// top_module
module top_module(
    input  wire        clkr,
    input  wire        rst,
    input  wire        rxr,
    input  wire [4:0]  btnr,
    output wire        spr,
    output wire [7:0]  hr,
    output wire [7:0]  mr,
    output wire [4:0]  date,
    output wire [4:0]  month,
    output wire [7:0]  year,
    output wire [6:0]  seg,
    output wire [3:0]  an,
    output wire        dp
);
    reg [4:0] btnr_prev;
    reg [4:0] btnr_sync;
    wire btn_time_edge;
    wire btn_date_edge;
    wire btn_stopwatch;
    wire btn_sw_reset;       
    wire btn_sw_startstop;   
    always @(posedge clkr) begin
        if (rst) begin
            btnr_sync <= 5'b0;
            btnr_prev <= 5'b0;
        end else begin
            btnr_sync <= btnr;
            btnr_prev <= btnr_sync;
        end
    end
    assign btn_time_edge = btnr_sync[0] && !btnr_prev[0];
    assign btn_date_edge = btnr_sync[1] && !btnr_prev[1];
    assign btn_stopwatch = btnr_sync[2];   
    assign btn_sw_reset = btnr_sync[3] && !btnr_prev[3];      
    assign btn_sw_startstop = btnr_sync[4] && !btnr_prev[4];  
    reg tx_start;
    reg [7:0] tx_data;
    wire tx_busy;
  ...
export LEC_CHECK = 0
export ABC_AREA = 1
export CAP_MARGIN = 20
export CORE_ASPECT_RATIO = 0.74
export CORE_MARGIN = 2
export CORE_UTILIZATION = 44
export CTS_CLUSTER_DIAMETER = 227
export MAX_ROUTING_LAYER = met4
export PLACE_DENSITY_LB_ADDON = 0.01
export SLEW_MARGIN = 20
export TNS_END_PERCENT = 80
create_clock -name core_clock -period 6.15 [get_ports {clkr}]
run.sh (not shown) runs the stock make flow with config.mk's settings and CLKGATE_MAP_FILE=.
==> next run, changes <==
CORE_ASPECT_RATIO = default   (was 0.74)
CORE_UTILIZATION = 65   (was 44)
CTS_CLUSTER_DIAMETER = default   (was 227)
MAX_ROUTING_LAYER = default   (was met4)
PLACE_DENSITY_LB_ADDON = default   (was 0.01)
TNS_END_PERCENT = default   (was 80)
clock period = 4.95 ns   (was 6.15 ns; I/O delays follow)
After rerunning: With this change the flow completed, yet does not pass: negative setup slack. Area after synthesis does not change. Total power rose by 39%. Design area rises by 8.0%.
==> next run, changes <==
ABC_AREA = default   (was 1)
CORE_UTILIZATION = 40   (was 65)
clock period = 10.0 ns   (was 4.95 ns; I/O delays follow)
=>
- The changed run passed the timing, design-rule and antenna checks
- core utilization falls by 40 points
- final area is lower by 11%
- synthesized area rises by 3.3%
- clock-buffer cell count goes up by 3
- wire length drops by 12%
==> next run, changes <==
CORE_UTILIZATION = 58   (was 40)
CTS_CLUSTER_DIAMETER = 46   (was default)
CTS_CLUSTER_SIZE = 50   (was default)
MAX_ROUTING_LAYER = met4   (was default)
TNS_END_PERCENT = 5   (was default)
The new run completed without violations.
Routed wire length decreases by a few percent.
Sequential cell count does not change.
Synthesized cell count stays the same.
Via count increases slightly.
Setup slack got worse by 0.0083 ns.
Cell area shrinks slightly.
Die size shrinks by a quarter to a third.
==> next run, changes <==
CELL_PAD_IN_SITES_GLOBAL_PLACEMENT = 2   (was default)
CORE_UTILIZATION = 40   (was 58)
CTS_CLUSTER_DIAMETER = 333   (was 46)
CTS_CLUSTER_SIZE = 93   (was 50)
MAX_ROUTING_LAYER = default   (was met4)
PLACE_DENSITY = 0.42   (was default)
SETUP_SLACK_MARGIN = -0.96   (was default)
TNS_END_PERCENT = 15   (was 5)
Count of clock-buffer cells in the layout came out higher by 2.
Worst hold slack degrades by 0.0038 ns.
Total power came out higher by a few percent.
Global-route usage came out lower by 6.3 points.
Setup slack barely changes.
Utilization came out lower by 20 points.
==> next run, changes <==
CAP_MARGIN = 40   (was 20)
CORE_ASPECT_RATIO = 1.9   (was default)
CORE_MARGIN = 10   (was 2)
CTS_CLUSTER_SIZE = 43   (was 93)
PLACE_DENSITY = 0.35   (was 0.42)
SETUP_SLACK_MARGIN = 1.18   (was -0.96)
TNS_END_PERCENT = 25   (was 15)
What happened: Sequential cell count is unchanged. Clock skew is lower by 0.0039 ns. Via count is higher slightly. First-iteration DRC count is lower by about a fifth. Wire length is higher by a little under a tenth. Fmax is higher by a few percent.

* * *

Starting RTL as in the previous note.
export LEC_CHECK = 0
export ABC_AREA = 0
export CAP_MARGIN = 0
export CELL_PAD_IN_SITES_GLOBAL_PLACEMENT = 0
export CORE_MARGIN = 2
export CORE_UTILIZATION = 72
export CTS_CLUSTER_SIZE = 56
export GPL_ROUTABILITY_DRIVEN = 1
export GPL_TIMING_DRIVEN = 1
export HOLD_SLACK_MARGIN = -0.09
export PLACE_DENSITY_LB_ADDON = 0.0
export SETUP_SLACK_MARGIN = 1.69
export SLEW_MARGIN = 40
export TNS_END_PERCENT = 60
create_clock -name core_clock -period 5.94 [get_ports {clkr}]
The starting point produced a layout that fails on negative setup slack.
Change:
- ABC_AREA: 0 -> 1
- CAP_MARGIN: 0 -> 20
- CELL_PAD_IN_SITES_GLOBAL_PLACEMENT: 0 -> default
- CTS_CLUSTER_SIZE: 56 -> default
- GPL_ROUTABILITY_DRIVEN: 1 -> default
- GPL_TIMING_DRIVEN: 1 -> default
- HOLD_SLACK_MARGIN: -0.09 -> default
- PLACE_DENSITY: default -> 0.78
- PLACE_DENSITY_LB_ADDON: 0.0 -> default
- SETUP_SLACK_MARGIN: 1.69 -> default
- SLEW_MARGIN: 40 -> 20
- TNS_END_PERCENT: 60 -> default
- clock period: 5.94 -> 5.7 ns (I/O delays scaled with it)
=> The changed run produced a layout that fails on negative setup slack. Cell area climbs by 1.1%. Clock power climbs by about 7%. Global-route usage climbs by 4.7 points. Clock-buffer cell count is unchanged. Register-to-register slack is worse by 0.38 ns. Area after synthesis drops by 3.2%. Worst setup slack is worse by 2.3 ns.

* * *

Starting RTL as in the previous note.
clock: 4.95 ns
lec_check: 0
abc_area: 1
cap_margin: 20
core_margin: 2
core_utilization: 72
cts_cluster_size: 98
gpl_routability_driven: 0
place_density_lb_addon: 0.03
setup_slack_margin: 1.45
slew_margin: 20
tns_end_percent: 5
The baseline did not get past global routing with GRT-0232.
==> next run, changes <==
CAP_MARGIN = 0   (was 20)
CORE_UTILIZATION = 65   (was 72)
TNS_END_PERCENT = default   (was 5)
- Now the flow finished with negative setup slack left
- die size climbs by roughly a tenth
- area after synthesis is unchanged
- synthesized cell count does not change
==> next run, changes <==
CAP_MARGIN = 20   (was 0)
CTS_CLUSTER_DIAMETER = 205   (was default)
CTS_CLUSTER_SIZE = default   (was 98)
GPL_ROUTABILITY_DRIVEN = default   (was 0)
PLACE_DENSITY = 0.35   (was default)
PLACE_DENSITY_LB_ADDON = default   (was 0.03)
SETUP_SLACK_MARGIN = default   (was 1.45)
clock period = 4.92 ns   (was 4.95 ns; I/O delays follow)
What happened: The changed run ran to the end with violations: negative setup slack. Register-to-register slack loses 0.10 ns. Synthesized cell count is unchanged. First-iteration DRC count fell by a few percent. Hold slack stays flat. Clock skew rose by 0.0036 ns. Utilization barely changes. Setup slack gains 0.10 ns.
==> next run, changes <==
ABC_AREA = default   (was 1)
CORE_UTILIZATION = 59   (was 65)
CTS_CLUSTER_DIAMETER = default   (was 205)
PLACE_DENSITY = default   (was 0.35)
clock period = 5.14 ns   (was 4.92 ns; I/O delays follow)
The changed run completed and failed the layout checks on negative setup slack.
Area after synthesis increases by 3.3%.
Clock-buffer cell count rose by 5.
Worst setup slack is better by 0.13 ns.
Power figures rest on the tool's default switching activity, not on a simulated workload.
